== oak ==
// axilite
module axilite(
    input clk, reset, trigger, ARREADY, RVALID, AWREADY, WREADY, BVALID,
    input[4:0] length,
    input[31:0] source_address, destination_address, RDATA,
    output reg done, ARVALID, RREADY, AWVALID, WVALID, BREADY,
    output reg[31:0] ARADDR, AWADDR, WDATA,
    output reg[4:0] r_count, w_count);
    parameter READ_NONE=3'b000,
              READ_ADDR=3'b001,
              READ_DATA=3'b010,
              READ_STORE=3'b011,
              READ_DONE=3'b100;
    parameter WRITE_NONE=3'b000,          
              WRITE_ADDR=3'b001,
              WRITE_DATA=3'b010,
              WRITE_VALID=3'b011,
              WRITE_DONE=3'b100;
    reg [2:0] r_state, w_state;
    reg fifo_rd;
    reg aw_sent, w_sent;
    wire fifo_wr;
    wire fifo_full, fifo_empty;
    wire [31:0] fifo_data;
    wire start;
    wire [4:0] words;
    assign start = trigger && (w_state==WRITE_NONE);
    assign words = {2'b00, length[4:2]};
    assign fifo_wr = (r_state==READ_DATA) && RREADY && RVALID;
    FIFO fifom(.clk(clk), .reset(reset), .FIFO_RD(fifo_rd), .FIFO_WR(fifo_wr), .RDATA(RDATA), .FIFO_EMPTY(fifo_empty), .FIFO_FULL(fifo_full),
                .DATA_OUT(fifo_data));
    always @(posedge clk) begin
        if(reset) begin
            r_state<= READ_NONE;
            ARVALID<=0;
            RREADY<=0;
            r_count<= 0;
         end
         else begin
            case(r_state)
            READ_NONE: begin
                       if(start) begin
                        ARADDR<= source_address;
                        r_count<= words;
                        if(words!=0) begin
                         ARVALID<=1;
                         r_state<= READ_ADDR; end
                        end
                       end
            READ_ADDR: begin
                       if(ARREADY) begin
                       ARVALID<=0;
                       RREADY<=!fifo_full;
                       r_state<= READ_DATA; end
                       end 
            READ_DATA: begin
  ...
Size: roughly 680 flip-flops, ~32000 um2 of cells after synthesis.
Settings: LEC_CHECK=0, ABC_AREA=1, CAP_MARGIN=20, CORE_MARGIN=6, CORE_UTILIZATION=40, CTS_CLUSTER_DIAMETER=119, GPL_TIMING_DRIVEN=1, MIN_ROUTING_LAYER=met2, PLACE_DENSITY_LB_ADDON=0.05, SLEW_MARGIN=20, TNS_END_PERCENT=60; clock period 5.2 ns.
run.sh (not shown) runs the stock make flow with config.mk's settings and CLKGATE_MAP_FILE=.
Inputs modified between oak and pine:
- CTS_CLUSTER_DIAMETER no longer set, was 119
- TNS_END_PERCENT no longer set, was 60
- GPL_TIMING_DRIVEN no longer set, was 1
- ABC_AREA no longer set, was 1
- CORE_UTILIZATION now 67, was 40
- PLACE_DENSITY_LB_ADDON no longer set, was 0.05
- CORE_MARGIN now 2, was 6
- MIN_ROUTING_LAYER no longer set, was met2
- the clock period (ns, I/O delays scaled along) now 3.12, was 5.2
Changes observed in pine relative to oak: post-route worst hold slack roughly the same, post-synth area from yosys stat now smaller. A most used routing layer in global routing of met2 is what pine shows, while met3 belongs to oak. Looking at first-iteration DRC count across both flows, pine is the stronger of the two, with oak trailing. The estimated power of pine ends up higher than the estimate for oak. pine ends up with a slew at the pin with the worst max-slew slack that is 0.10 ns lower than in oak.
Input-level comparison between birch and pine:
- setting SETUP_SLACK_MARGIN to 0.47 for the first time
- setting CORE_ASPECT_RATIO to 1.13 for the first time
- setting PLACE_DENSITY to 0.82 for the first time
- setting CTS_CLUSTER_DIAMETER to 27 for the first time
- setting CELL_PAD_IN_SITES_DETAIL_PLACEMENT to 0 for the first time
- setting CTS_CLUSTER_SIZE to 49 for the first time
- changing CORE_UTILIZATION from 67 to 70
- setting ABC_AREA to 1 for the first time
- changing the clock period (ns, I/O delays scaled along) from 3.12 to 1.78
==> results <==
Status(birch) = ERROR, stage = global routing
Looking at area after synthesis, birch sits above pine.
The chip footprint of birch is lower than that of pine.
Simple-gate portion of the synthesized area up 11 points in birch wrt pine
The following lists how maple was set up differently from birch:
- removing ABC_AREA (formerly 1)
- removing CTS_CLUSTER_DIAMETER (formerly 27)
- removing CORE_ASPECT_RATIO (formerly 1.13)
- removing CTS_CLUSTER_SIZE (formerly 49)
- removing SETUP_SLACK_MARGIN (formerly 0.47)
- removing CELL_PAD_IN_SITES_DETAIL_PLACEMENT (formerly 0)
- removing PLACE_DENSITY (formerly 0.82)
- changing CORE_UTILIZATION from 70 to 40
- changing the clock period (ns, I/O delays scaled along) from 1.78 to 3.12
==> comparison <==
maple did not stop at any stage, and its layout met the timing, design-rule and antenna checks. No final results exist for birch, since it was stopped by error GRT-0232 during global routing. Count of unique library cells instantiated by Yosys delta for maple relative to birch: about 100% higher. On summed standard-cell area reported by yosys: maple sits below birch. The number of levels the H-tree was split into of maple falls short of that of birch by 1. The half-perimeter wire length of the detailed placement result in maple was lower than what birch gave. maple against birch: initial core utilization -30 points, instance area at placement now smaller, placeable core area now sits higher. Between maple and birch, it is maple whose post-synthesis sequential area ratio is higher, by 2.4 points. Summary — synthesized cell count, maple relative to birch: lower, by about 35%. Diff birch..maple | area fraction in full adders, half adders and majority gates | negligible.
Power and IR drop assume default switching activity.
